==> flow/design.v <==
`timescale 1ns / 1ps 
`timescale 1ns / 1ps
 `timescale 1ns / 1ps 
module muldiv#(parameter XLEN = 32)
(
    input                   clk_i,
    input                   rst_i,
    input  [XLEN-1 : 0]     a_i,
    input  [XLEN-1 : 0]     b_i,
    input                   req_i,
    input  [ 2 : 0]         operation_sel_i,
    output reg [XLEN-1 : 0] muldiv_result_o,
    output reg              ready_o
);
function [XLEN-1 : 0] abs;
    input [XLEN-1 : 0] num;
    abs = num[XLEN-1] ? -num : num;
endfunction
wire operation_mul, operation_mulh, operation_mulhsu, operation_mulhu,
     operation_div, operation_divu, operation_rem, operation_remu;
assign operation_mul = (operation_sel_i == 3'b000);
assign operation_mulh = (operation_sel_i == 3'b001);
assign operation_mulhsu = (operation_sel_i == 3'b010);
assign operation_mulhu = (operation_sel_i == 3'b011);
assign operation_div = (operation_sel_i == 3'b100);
assign operation_divu = (operation_sel_i == 3'b101);
assign operation_rem = (operation_sel_i == 3'b110);
assign operation_remu = (operation_sel_i == 3'b111);
wire is_divider, is_a_zero, is_b_zero,
     is_a_neg, is_b_neg, signed_adjust, mul_overflow;
assign is_divider = operation_sel_i[2];
assign is_a_zero = (a_i == 32'b0);
assign is_b_zero = (b_i == 32'b0);
assign is_a_neg  = a_i[31] & (operation_mulh | operation_mulhsu | operation_div | operation_rem);
assign is_b_neg  = b_i[31] & (operation_mulh | operation_div | operation_rem);
assign signed_adjust = is_a_neg ^ is_b_neg;
assign mul_overflow   = (is_a_neg & (a_i[30: 0] == 31'b0));
wire [XLEN-1 : 0] op_a, op_b;
assign op_a = ( | is_a_neg)? abs(a_i) : a_i;
assign op_b = ( | is_b_neg)? abs(b_i) : b_i;
wire              is_calc_done;
reg  [XLEN-1 : 0] reg32;
reg  [XLEN*2 : 0] result;        
reg  [ 5 : 0]     cnt;
reg  [XLEN-1 : 0]   op_a_r, op_b_r;
reg  [XLEN*2-1 : 0] fast_result, mul0, mul1;
reg  [ 1 : 0]       fast_mul_counter;
assign is_calc_done = !(operation_mul | operation_mulh | operation_mulhsu |
                        operation_mulhu)? ~|cnt : & fast_mul_counter;
wire [XLEN-1 : 0] mull, mulh, quotient, remainder;
assign mull = result[31 : 0];
assign mulh = result[63 : 32];
assign quotient = result[31 : 0];
assign remainder = result[64 : 33];
localparam S_IDLE        = 3'b000,
           S_CALC        = 3'b001,
           S_SIGN_ADJUST = 3'b010,
           S_DONE        = 3'b011,
           S_STALL       = 3'b100;
reg [2 : 0] S, S_nxt;
always @(posedge clk_i)
begin
    if (rst_i)
        S <= S_IDLE;
    else
        S <= S_nxt;
end
always @(*)
begin
    case (S)
        S_IDLE:
            S_nxt = (req_i)? (is_a_zero | is_b_zero)? S_DONE : S_CALC : S_IDLE;
        S_CALC:
            S_nxt = (is_calc_done)? S_SIGN_ADJUST : S_CALC;
        S_SIGN_ADJUST:
            S_nxt = S_DONE;
        S_DONE:
            S_nxt = S_IDLE;
        default:
            S_nxt = S_IDLE;
    endcase
end
wire mul_add = result[0];
wire div_sub = (result[63: 32] >= reg32);
wire [32 : 0] adder_opa, adder_opb;
assign adder_opa = is_divider ? -reg32 : reg32;
assign adder_opb = result[63: 32];
wire [32 : 0] adder_tmp = adder_opa + adder_opb;
wire [64 : 0] result_tmp = {adder_tmp, result[31: 0]};
always @(posedge clk_i)
begin
    if (rst_i || ((S == S_IDLE) & req_i)) begin
        fast_result <= 32'b0;
        fast_mul_counter <= 2'b0; 
    end
    else begin
        op_a_r <= op_a;
        op_b_r <= op_b;
        mul0 <= op_a_r * op_b_r;
        mul1 <= mul0;
        fast_result <= mul1;
        fast_mul_counter <= (& fast_mul_counter)? fast_mul_counter : fast_mul_counter + 1;
    end
end
always @(posedge clk_i)
begin
    if ( (S == S_IDLE) & req_i)
    begin
        if (is_divider)
        begin                        
            if (is_b_zero)
            begin                    
                result[64: 33] <= a_i;
                result[32]  <= 1'b0;
                result[31: 0] <= {32{1'b1}};
            end
            else
            begin
                cnt <= 'd32;
                reg32 <= op_b;
                result <= {1'b0, 32'b0, op_a};   
            end
        end
        else
        begin                        
            if (is_a_zero | is_b_zero)
            begin
                result <= 65'b0;
            end
            else
            begin
                cnt <= 'd31;
                reg32 <= op_a;
                result <= {1'b0, 32'b0, op_b};   
            end
        end
    end
    else if (S == S_CALC)
    begin
        cnt <= cnt - 'd1;
        if (is_divider)
        begin
            result <= (div_sub)? {result_tmp[63 : 0], 1'b1} : {result[63 : 0], 1'b0};
        end
        else
        begin
            result <= (mul_add)? {1'b0, result_tmp[64 : 1]} : {1'b0, result[64 : 1]};
        end
    end
    else if (S == S_SIGN_ADJUST)
    begin
        if (is_divider)
        begin
            result[64: 33] <= (is_a_neg)? -remainder : remainder;
            result[31: 0] <= (signed_adjust)? -quotient : quotient;
        end
        else
        begin
            result <= (operation_mulh | operation_mulhu)? (signed_adjust)? -fast_result : fast_result
                    : (operation_mulhsu)? (is_a_neg)? -fast_result : fast_result : fast_result;
        end
    end
end
always @(posedge clk_i)
begin
    if (S == S_DONE || S == S_STALL)
        ready_o <= 1;
    else
        ready_o <= 0;
end
always @(posedge clk_i)
begin
    if (S == S_DONE)
        muldiv_result_o <= ( {32{operation_mul}} & mull)
                      | ( {32{operation_mulh | operation_mulhsu | operation_mulhu}} & mulh)
                      | ( {32{operation_div | operation_divu}} & quotient)
                      | ( {32{operation_rem | operation_remu}} & remainder)
                      ;
    else
        muldiv_result_o <= muldiv_result_o;
end
endmodule
==> flow/config.mk <==
export PLATFORM = sky130hd
export DESIGN_NAME = muldiv
export DESIGN_NICKNAME = muldiv
export VERILOG_FILES = /design/flow/design.v
export SDC_FILE = /design/flow/constraint.sdc
export NUM_CORES = 4
export LEC_CHECK = 0
export CAP_MARGIN = 20
export CORE_MARGIN = 2
export CORE_UTILIZATION = 40
export PLACE_DENSITY = 0.6
export SLEW_MARGIN = 20
==> flow/constraint.sdc <==
create_clock -name core_clock -period 4.97 [get_ports {clk_i}]
set_input_delay 0.9940 -clock core_clock [delete_from_list [all_inputs] [get_ports {clk_i}]]
set_output_delay 0.9940 -clock core_clock [all_outputs]
set_load 0.01 [all_outputs]
run.sh (not shown) runs the stock make flow with config.mk's settings and CLKGATE_MAP_FILE=.
The first run produced a layout that fails on negative setup slack.
Then changed:
--- a/flow/config.mk
+++ b/flow/config.mk
@@ -7,6 +7,10 @@
 export LEC_CHECK = 0
-export CAP_MARGIN = 20
+export CAP_MARGIN = 10
+export CELL_PAD_IN_SITES_GLOBAL_PLACEMENT = 0
 export CORE_MARGIN = 2
-export CORE_UTILIZATION = 40
-export PLACE_DENSITY = 0.6
+export CORE_UTILIZATION = 72
+export CTS_CLUSTER_SIZE = 31
+export PLACE_DENSITY = 0.78
+export SETUP_SLACK_MARGIN = 1.18
 export SLEW_MARGIN = 20
+export TNS_END_PERCENT = 70
==> flow/constraint.sdc (replaced) <==
create_clock -name core_clock -period 7.93 [get_ports {clk_i}]
set_input_delay 1.5860 -clock core_clock [delete_from_list [all_inputs] [get_ports {clk_i}]]
set_output_delay 1.5860 -clock core_clock [all_outputs]
set_load 0.01 [all_outputs]
=> The new run ran to the end with violations: negative setup slack. Hold slack gains 8.8 ps. Count of clock-buffer cells in the layout goes up by 4. Routed wire length goes up slightly. Register-to-register slack gains 2500 ps. Synthesized area stays the same. Synthesized cell count is unchanged. Via count goes up by a few percent. Critical path depth goes up by 1.
Then changed:
==> flow/config.mk (replaced) <==
export PLATFORM = sky130hd
export DESIGN_NAME = muldiv
export DESIGN_NICKNAME = muldiv
export VERILOG_FILES = /design/flow/design.v
export SDC_FILE = /design/flow/constraint.sdc
export NUM_CORES = 4
export LEC_CHECK = 0
export CAP_MARGIN = 20
export CORE_MARGIN = 2
export CORE_UTILIZATION = 40
export PLACE_DENSITY = 0.6
export SLEW_MARGIN = 20
==> flow/constraint.sdc (replaced) <==
create_clock -name core_clock -period 8.5 [get_ports {clk_i}]
set_input_delay 1.7000 -clock core_clock [delete_from_list [all_inputs] [get_ports {clk_i}]]
set_output_delay 1.7000 -clock core_clock [all_outputs]
set_load 0.01 [all_outputs]
Result:
- This time the run produced a clean layout
- setup slack gets better by 400 ps
- final area decreases by 2.1%
- wire length decreases by 6.3%
- hold slack gets better by 13 ps
- global-route usage decreases by 20 points
- clock skew decreases by 9.8 ps
- non-clock buffer count decreases by 128
Then changed:
--- a/flow/config.mk
+++ b/flow/config.mk
@@ -9,4 +9,5 @@
 export CORE_MARGIN = 2
-export CORE_UTILIZATION = 40
+export CORE_UTILIZATION = 72
 export PLACE_DENSITY = 0.6
 export SLEW_MARGIN = 20
+export TNS_END_PERCENT = 5
==> flow/constraint.sdc (replaced) <==
create_clock -name core_clock -period 6.12 [get_ports {clk_i}]
set_input_delay 1.2240 -clock core_clock [delete_from_list [all_inputs] [get_ports {clk_i}]]
set_output_delay 1.2240 -clock core_clock [all_outputs]
set_load 0.01 [all_outputs]
=>
- The new run finished but fails on negative setup slack
- area after synthesis does not change
- first-iteration DRC count is higher by well over a third
- global-route usage grows by 21 points
Then changed:
--- a/flow/config.mk
+++ b/flow/config.mk
@@ -9,5 +9,4 @@
 export CORE_MARGIN = 2
-export CORE_UTILIZATION = 72
+export CORE_UTILIZATION = 40
 export PLACE_DENSITY = 0.6
 export SLEW_MARGIN = 20
-export TNS_END_PERCENT = 5
==> flow/constraint.sdc (replaced) <==
create_clock -name core_clock -period 8.33 [get_ports {clk_i}]
set_input_delay 1.6660 -clock core_clock [delete_from_list [all_inputs] [get_ports {clk_i}]]
set_output_delay 1.6660 -clock core_clock [all_outputs]
set_load 0.01 [all_outputs]
Effect: This time the run completed with no timing, DRC or antenna violations. Worst setup slack gets better by 2200 ps. Clock skew goes down by 9.2 ps. Non-clock buffer count is lower by 351. Cell count rises by 6.6%. First-iteration DRC count goes down by 30%.

---

// muldiv: RTL as listed in full above, without the edits since
Settings: LEC_CHECK=0, CAP_MARGIN=40, CORE_MARGIN=2, CORE_UTILIZATION=72, PLACE_DENSITY_LB_ADDON=0.28, SETUP_SLACK_MARGIN=1.07, SLEW_MARGIN=20; clock period 6.94 ns.
The first run produced a layout that fails on negative setup slack.
Rerun with:
--- a/flow/config.mk
+++ b/flow/config.mk
@@ -7,7 +7,5 @@
 export LEC_CHECK = 0
-export CAP_MARGIN = 40
+export CAP_MARGIN = 20
 export CORE_MARGIN = 2
-export CORE_UTILIZATION = 72
-export PLACE_DENSITY_LB_ADDON = 0.28
-export SETUP_SLACK_MARGIN = 1.07
+export CORE_UTILIZATION = 67
 export SLEW_MARGIN = 20
What happened: The new run reached the layout checks and failed them: negative setup slack. Final area is about the same. Global-route usage goes down by 4.3 points. Maximum frequency climbs by 1.7%. Setup slack improves by 0.13 ns. Via count is lower by 3.3%. Non-clock buffer count shrinks by 10. Worst hold slack hardly moves. Area after synthesis does not change.
Rerun with:
--- a/flow/config.mk
+++ b/flow/config.mk
@@ -7,5 +7,9 @@
 export LEC_CHECK = 0
+export ABC_AREA = 1
 export CAP_MARGIN = 20
 export CORE_MARGIN = 2
-export CORE_UTILIZATION = 67
+export CORE_UTILIZATION = 72
+export CTS_CLUSTER_SIZE = 98
+export PLACE_DENSITY = 0.6
 export SLEW_MARGIN = 20
+export TNS_END_PERCENT = 5
==> flow/constraint.sdc (replaced) <==
create_clock -name core_clock -period 5.0 [get_ports {clk_i}]
set_input_delay 1.0000 -clock core_clock [delete_from_list [all_inputs] [get_ports {clk_i}]]
set_output_delay 1.0000 -clock core_clock [all_outputs]
set_load 0.01 [all_outputs]
Result: Now the flow died in 5_1_grt. Synthesized cell count rises by a quarter to a third. Die area barely changes. Area after synthesis came out higher by a little under a tenth.
Rerun with:
==> flow/config.mk (replaced) <==
export PLATFORM = sky130hd
export DESIGN_NAME = muldiv
export DESIGN_NICKNAME = muldiv
export VERILOG_FILES = /design/flow/design.v
export SDC_FILE = /design/flow/constraint.sdc
export NUM_CORES = 4
export LEC_CHECK = 0
export CAP_MARGIN = 20
export CORE_MARGIN = 2
export CORE_UTILIZATION = 65
export SLEW_MARGIN = 20
==> flow/constraint.sdc (replaced) <==
create_clock -name core_clock -period 6.95 [get_ports {clk_i}]
set_input_delay 1.3900 -clock core_clock [delete_from_list [all_inputs] [get_ports {clk_i}]]
set_output_delay 1.3900 -clock core_clock [all_outputs]
set_load 0.01 [all_outputs]
Effect:
- Now the flow completed and failed the layout checks on negative setup slack
- area after synthesis goes down by 7.0%
- die area increases by 3.0%
- synthesized cell count went down by about 26%

---

== v1 ==
Starts from the design.v that is shown in full above.
export LEC_CHECK = 0
export ABC_AREA = 1
export CAP_MARGIN = 10
export CELL_PAD_IN_SITES_DETAIL_PLACEMENT = 0
export CELL_PAD_IN_SITES_GLOBAL_PLACEMENT = 0
export CORE_ASPECT_RATIO = 0.65
export CORE_MARGIN = 9
export CORE_UTILIZATION = 42
export CTS_CLUSTER_SIZE = 93
export GPL_ROUTABILITY_DRIVEN = 0
export HOLD_SLACK_MARGIN = -0.04
export MIN_ROUTING_LAYER = met2
export PLACE_DENSITY = 0.78
export SETUP_SLACK_MARGIN = -0.15
export SLEW_MARGIN = 20
export TNS_END_PERCENT = 30
create_clock -name core_clock -period 5.83 [get_ports {clk_i}]
Stage in which a tool error killed v1: global routing.
Input changes introduced in v10 (baseline for comparison: v1):
- TNS_END_PERCENT no longer set, was 30
- CTS_CLUSTER_SIZE no longer set, was 93
- CORE_MARGIN now 2, was 9
- GPL_ROUTABILITY_DRIVEN no longer set, was 0
- MIN_ROUTING_LAYER no longer set, was met2
- ABC_AREA no longer set, was 1
- CELL_PAD_IN_SITES_DETAIL_PLACEMENT no longer set, was 0
- SETUP_SLACK_MARGIN now 1.07, was -0.15
- CORE_ASPECT_RATIO no longer set, was 0.65
- PLACE_DENSITY now 0.6, was 0.78
- CORE_UTILIZATION now 72, was 42
- HOLD_SLACK_MARGIN no longer set, was -0.04
- CELL_PAD_IN_SITES_GLOBAL_PLACEMENT no longer set, was 0
- CAP_MARGIN now 5, was 10
- the clock period (ns, I/O delays scaled along) now 6.94, was 5.83
==> comparison <==
Although v10 finished all stages, its layout failed final checks on setup timing. Run status, v1: aborted in global routing, error GRT-0116. Re chip width: v10 is 42% down on v1. The net count after synthesis in v1 is 1.3 times that in v10. In v10, count of mapped cells out of synthesis is lower than in v1. v10 ended with less post-CTS setup buffer count than v1. Relative to v1, the die outline area measured on v10 has decreased by more than a quarter. | floorplan utilization | lower: v1 |. v10 vs v1: chip height down in v10.
Inputs modified between v10 and v30:
- a deleted PLACE_DENSITY that had been 0.6
- an added GPL_ROUTABILITY_DRIVEN of 0
- a change of CORE_UTILIZATION from 72 to 40
- a change of CAP_MARGIN from 5 to 20
- a deleted SETUP_SLACK_MARGIN that had been 1.07
- a change of the clock period (ns, I/O delays scaled along) from 6.94 to 10.8
--- outcome ---
- v30 | stages: all done | timing, DRC, antenna: all pass
- Row period utilization: v30 lower / v10 higher
- Worst setup skew after layout was higher in v10 than in v30.
- Compare v30 and v10 | cell area higher: v10
- In v30, the sequential share of layout area came out 1.1 points above the value in v10.
Inputs modified between v30 and v2:
- setting PLACE_DENSITY to 0.78 for the first time
- setting CTS_CLUSTER_SIZE to 88 for the first time
- setting ABC_AREA to 1 for the first time
- changing CORE_UTILIZATION from 40 to 72
- removing GPL_ROUTABILITY_DRIVEN (formerly 0)
- setting SETUP_SLACK_MARGIN to -0.46 for the first time
- changing the clock period (ns, I/O delays scaled along) from 10.8 to 6.57
[summary]
- Status(v2) = ERROR, stage = global routing
- v2 against v30: number of placement rows lost 23%, mean instance size in the synthesized netlist lost about 20%, post-DP HPWL picked up an extra about 40%, fraction of synthesized cell area in xor and xnor cells lost 2.1 points.
- From v30 to v2 the numbers moved as follows: post-synth net total +about 30%, adder-cell share of the synthesized area -2.7 points.
What v57 does differently from v2 at the input level:
- swapping 0.78 for 0.6 in PLACE_DENSITY
- clearing ABC_AREA, which used to be 1
- swapping 72 for 26 in CORE_UTILIZATION
- clearing CTS_CLUSTER_SIZE, which used to be 88
- clearing SETUP_SLACK_MARGIN, which used to be -0.46
- swapping 6.57 for 10.9 in the clock period (ns, I/O delays scaled along)
[summary]
v57 completed every stage of the flow, and the final layout passed the timing, DRC and antenna checks.
What ended v2 was a tool error in global routing; the run never finished.
Overall die width went up by more than half going from v2 to v57.
Of v2 and v57, v57 shows the lower routability congestion estimate from global placement, with v2 above it.
On area fraction in full adders, half adders and majority gates: between v2 and v57, it ends up lower for v2.
Sort v2 and v57 by post-synthesis share of cell area spent on xor and xnor gates asc -> top: v2
Post-synthesis cell type count: v57 vs v2 up 26
[v57] die area rose 150% relative to v2
